## run A
// project3_frame
module project3_frame(
  input        CLOCK_50,
  input        RESET_N,
  input  [3:0] KEY,
  output [6:0] HEX0,
  output [6:0] HEX1,
  output [9:0] LEDR,
  output [16-2-1:0] imem_addr,
  input  [32-1:0] imem_data,
  output [16-2-1:0] dmem_addr,
  output [32-1:0] dmem_wdata,
  output dmem_we,
  output dmem_re,
  input  [32-1:0] dmem_rdata
);
 wire clk;
 wire reset; 
  assign clk = CLOCK_50;
  assign reset = !RESET_N;
  wire [(32+32+32+4)-1:0] FE_latch_out; 
  wire [(32+32+32+6+8+32+32+32 + 1 + 1 + 1 + 1 + 1+ 4 + 8 + 4)-1:0] DE_latch_out; 
  wire [(32+32+32 + 32 + 1 + 1 + 1 + 4 + 4)-1:0] AGEX_latch_out; 
  wire [(32+32+32 +32 + 32 + 1 + 1 + 4 + 1 + 32 + 32 + 4)-1:0] MEM_latch_out;
  wire [1-1:0] from_DE_to_FE;
  wire [(1 + 1 + 1 + 32 + 32 )-1:0] from_AGEX_to_FE;
  wire [4-1:0] from_MEM_to_FE;
  wire [4-1:0] from_WB_to_FE;
  wire [(1 + 1 + 1 + 32 + 32 )-1:0] from_AGEX_to_DE;
  wire [4-1:0] from_MEM_to_DE;
  wire [(1 + 1 + 4 + 32 + 32)-1:0] from_WB_to_DE;
  wire [4 + 1 + 32-1:0] from_MEM_to_AGEX;
  wire [4 + 1 + 32-1:0] from_WB_to_AGEX;
  wire [4-1:0] from_WB_to_MEM;
FE_STAGE my_FE_stage(
    .clk(clk), 
    .reset(reset), 
    .from_DE_to_FE(from_DE_to_FE),
    .from_AGEX_to_FE(from_AGEX_to_FE),
    .from_MEM_to_FE(from_MEM_to_FE),
    .from_WB_to_FE(from_WB_to_FE),
    .imem_addr(imem_addr),
    .imem_data(imem_data),
    .FE_latch_out(FE_latch_out)); 
DE_STAGE my_DE_stage(
  .clk(clk),
  .reset(reset),
  .from_FE_latch(FE_latch_out),
  .from_AGEX_to_DE(from_AGEX_to_DE),  
  .from_MEM_to_DE(from_MEM_to_DE),     
  .from_WB_to_DE(from_WB_to_DE), 
  .from_DE_to_FE(from_DE_to_FE),   
  .DE_latch_out(DE_latch_out)
);
AGEX_STAGE my_AGEX_stage(
  .clk(clk),
  .reset(reset),
  .from_MEM_to_AGEX(from_MEM_to_AGEX),    
  ...
Size in the first run: roughly 160 I/O pins, roughly 55000 sq um of cells after synthesis.
make LEC_CHECK=0 CAP_MARGIN=20 CORE_MARGIN=2 CORE_UTILIZATION=40 SETUP_SLACK_MARGIN=0.64 SLEW_MARGIN=20 finish   # period 6.98 ns
run.sh (not shown) runs the stock make flow with config.mk's settings and CLKGATE_MAP_FILE=.
Run A ran to completion and came out clean on the timing, DRC and antenna checks.
Here is what was changed in the inputs of run B compared with run A.
diff --git a/flow/config.mk b/flow/config.mk
--- a/flow/config.mk
+++ b/flow/config.mk
@@ -7,6 +7,11 @@
 export LEC_CHECK = 0
-export CAP_MARGIN = 20
-export CORE_MARGIN = 2
-export CORE_UTILIZATION = 40
-export SETUP_SLACK_MARGIN = 0.64
-export SLEW_MARGIN = 20
+export CAP_MARGIN = 35
+export CELL_PAD_IN_SITES_GLOBAL_PLACEMENT = 3
+export CORE_ASPECT_RATIO = 1.2
+export CORE_MARGIN = 7
+export CORE_UTILIZATION = 29
+export CTS_CLUSTER_DIAMETER = 370
+export MIN_ROUTING_LAYER = met2
+export SETUP_SLACK_MARGIN = 3.3
+export SLEW_MARGIN = 30
+export TNS_END_PERCENT = 75
==> flow/constraint.sdc <==
create_clock -name core_clock -period 12.1 [get_ports {CLOCK_50}]
set_input_delay 2.4200 -clock core_clock [delete_from_list [all_inputs] [get_ports {CLOCK_50}]]
set_output_delay 2.4200 -clock core_clock [all_outputs]
set_load 0.01 [all_outputs]
Findings:
Timing, DRC, antenna: 0 failures across run B and run A
For routed wire length, dividing the value from run B by the value from run A gives 1.2.
Going from run A to run B, the vias per cell was found to have gone up by about 24%.
Compared to run A, run B has count of clock-buffer cells in the layout about 18% higher.
Fill cell instance count of the final layout: lower on run A
Run B vs run A, endpoint of the worst setup timing path: my_DE_stage.regs[14][3]$_DFFE_NN0P_ vs my_DE_stage.regs[8][23]$_DFFE_NN0P_
Going from run A to run B, instance area at placement grew slightly.
Run A → run B: number of vias in the routed layout shows an increase of about 36%; final net count did not really move.
[run B vs run A] post-synthesis to final-layout area growth: higher in run B
> inputs changed (run B -> run C)
==> flow/config.mk <==
export PLATFORM = sky130hd
export DESIGN_NAME = project3_frame
export DESIGN_NICKNAME = project3_frame
export VERILOG_FILES = /design/flow/design.v
export SDC_FILE = /design/flow/constraint.sdc
export NUM_CORES = 4
export LEC_CHECK = 0
export CAP_MARGIN = 20
export CORE_MARGIN = 2
export CORE_UTILIZATION = 45
export SLEW_MARGIN = 20
==> flow/constraint.sdc <==
create_clock -name core_clock -period 5.15 [get_ports {CLOCK_50}]
set_input_delay 1.0300 -clock core_clock [delete_from_list [all_inputs] [get_ports {CLOCK_50}]]
set_output_delay 1.0300 -clock core_clock [all_outputs]
set_load 0.01 [all_outputs]
==> comparison <==
Higher source-to-sink clock delay at the later pin of the worst-skew pair among run C and run B: run B. Looking at critical path startpoint, the my_MEM_stage.MEM_latch[71]$_DFF_PN0_ result is from run B; the my_MEM_stage.MEM_latch[70]$_DFF_PN0_ one comes from run C. Relative to run B, power per unit of standard cell area has increased by 130% in run C. Changes observed in run C relative to run B: clock share of power shrank by 1.6 points, overall routing resource usage shrank by 5.4 points, sequential share of power shrank by 0.3 points. Against run B, run C comes in 20% lower on routed wire length. Diff run B -> run C | worst stage delay on the critical path | decrease of 0.39 ns.
The following lists how run D was set up differently from run C:
diff --git a/flow/config.mk b/flow/config.mk
--- a/flow/config.mk
+++ b/flow/config.mk
@@ -9,3 +9,4 @@
 export CORE_MARGIN = 2
-export CORE_UTILIZATION = 45
+export CORE_UTILIZATION = 40
+export SETUP_SLACK_MARGIN = 3.3
 export SLEW_MARGIN = 20
==> flow/constraint.sdc <==
create_clock -name core_clock -period 12.1 [get_ports {CLOCK_50}]
set_input_delay 2.4200 -clock core_clock [delete_from_list [all_inputs] [get_ports {CLOCK_50}]]
set_output_delay 2.4200 -clock core_clock [all_outputs]
set_load 0.01 [all_outputs]
Findings:
Sort run C and run D by critical path depth, descending, and run C comes first.
Run D vs run C, instance count: run D lower
Row number of buffers added by the clock tree synthesis step: run D lower / run C higher
In run D relative to run C, power density relative to cell area had gone down by more than half.
The post-synthesis share of cell area spent on xor and xnor gates on run D is in line with that on run C.
Run comparison: run C critical path's slowest cell ha_2; run D critical path's slowest cell nor2_4
In run D, the utilization of the core after routing came out 7.9 points below the value in run C.
## Diff of input files: run E against run D
diff --git a/flow/config.mk b/flow/config.mk
--- a/flow/config.mk
+++ b/flow/config.mk
@@ -7,6 +7,14 @@
 export LEC_CHECK = 0
-export CAP_MARGIN = 20
+export ABC_AREA = 0
+export CAP_MARGIN = 15
 export CORE_MARGIN = 2
-export CORE_UTILIZATION = 40
-export SETUP_SLACK_MARGIN = 3.3
+export CORE_UTILIZATION = 72
+export CTS_CLUSTER_DIAMETER = 342
+export CTS_CLUSTER_SIZE = 37
+export GPL_TIMING_DRIVEN = 1
+export MAX_ROUTING_LAYER = met4
+export MIN_ROUTING_LAYER = met1
+export PLACE_DENSITY_LB_ADDON = 0.06
+export SETUP_SLACK_MARGIN = 1.13
 export SLEW_MARGIN = 20
+export TNS_END_PERCENT = 5
==> flow/constraint.sdc <==
create_clock -name core_clock -period 3.96 [get_ports {CLOCK_50}]
set_input_delay 0.7920 -clock core_clock [delete_from_list [all_inputs] [get_ports {CLOCK_50}]]
set_output_delay 0.7920 -clock core_clock [all_outputs]
set_load 0.01 [all_outputs]
Notes after the runs:
- Seen in the log of run E: GRT-0232 during global routing, after which the run never completed.
- Run D -> run E: mean instance size in the synthesized netlist delta 0, exact match
- Between run D and run E, the mapped cell area figures differ only marginally.
- | estimated wirelength of the detail-placed design | higher: run D |
- Summary: with run D as the reference, die area in run E moved down by more than a quarter.
- Between run E and run D, it is run E whose floorplan-stage core utilization is higher, by 32 points.
- Relative to run D, H-tree depth has decreased by 2 in run E.
Edits applied to the flow inputs when going from run E to run F:
diff --git a/flow/config.mk b/flow/config.mk
--- a/flow/config.mk
+++ b/flow/config.mk
@@ -14,7 +14,4 @@
 export GPL_TIMING_DRIVEN = 1
-export MAX_ROUTING_LAYER = met4
 export MIN_ROUTING_LAYER = met1
-export PLACE_DENSITY_LB_ADDON = 0.06
-export SETUP_SLACK_MARGIN = 1.13
+export SETUP_SLACK_MARGIN = 0.22
 export SLEW_MARGIN = 20
-export TNS_END_PERCENT = 5
==> flow/constraint.sdc <==
create_clock -name core_clock -period 4.36 [get_ports {CLOCK_50}]
set_input_delay 0.8720 -clock core_clock [delete_from_list [all_inputs] [get_ports {CLOCK_50}]]
set_output_delay 0.8720 -clock core_clock [all_outputs]
set_load 0.01 [all_outputs]
## What came out
For run F, the flow was terminated by a tool error in global routing and produced no final design. Run F vs. run E: total of cells resized after clock tree synthesis +426, post-synthesis share of cell area spent on and, or, nand and nor gates flat, last weighted congestion value of the routability-driven placer went down, width of the die saw little to no change. Comparing run E against run F, there is no change at all in number of hold-repair buffers added at the cts stage. From run E to run F the numbers moved as follows: tally of unique sky130hd cells used after synthesis roughly the same, number of buffers added by the clock tree synthesis step roughly the same, pre-CTS worst setup slack higher. On placed cell area: run F sits below run E.
Power and IR drop assume default switching activity.
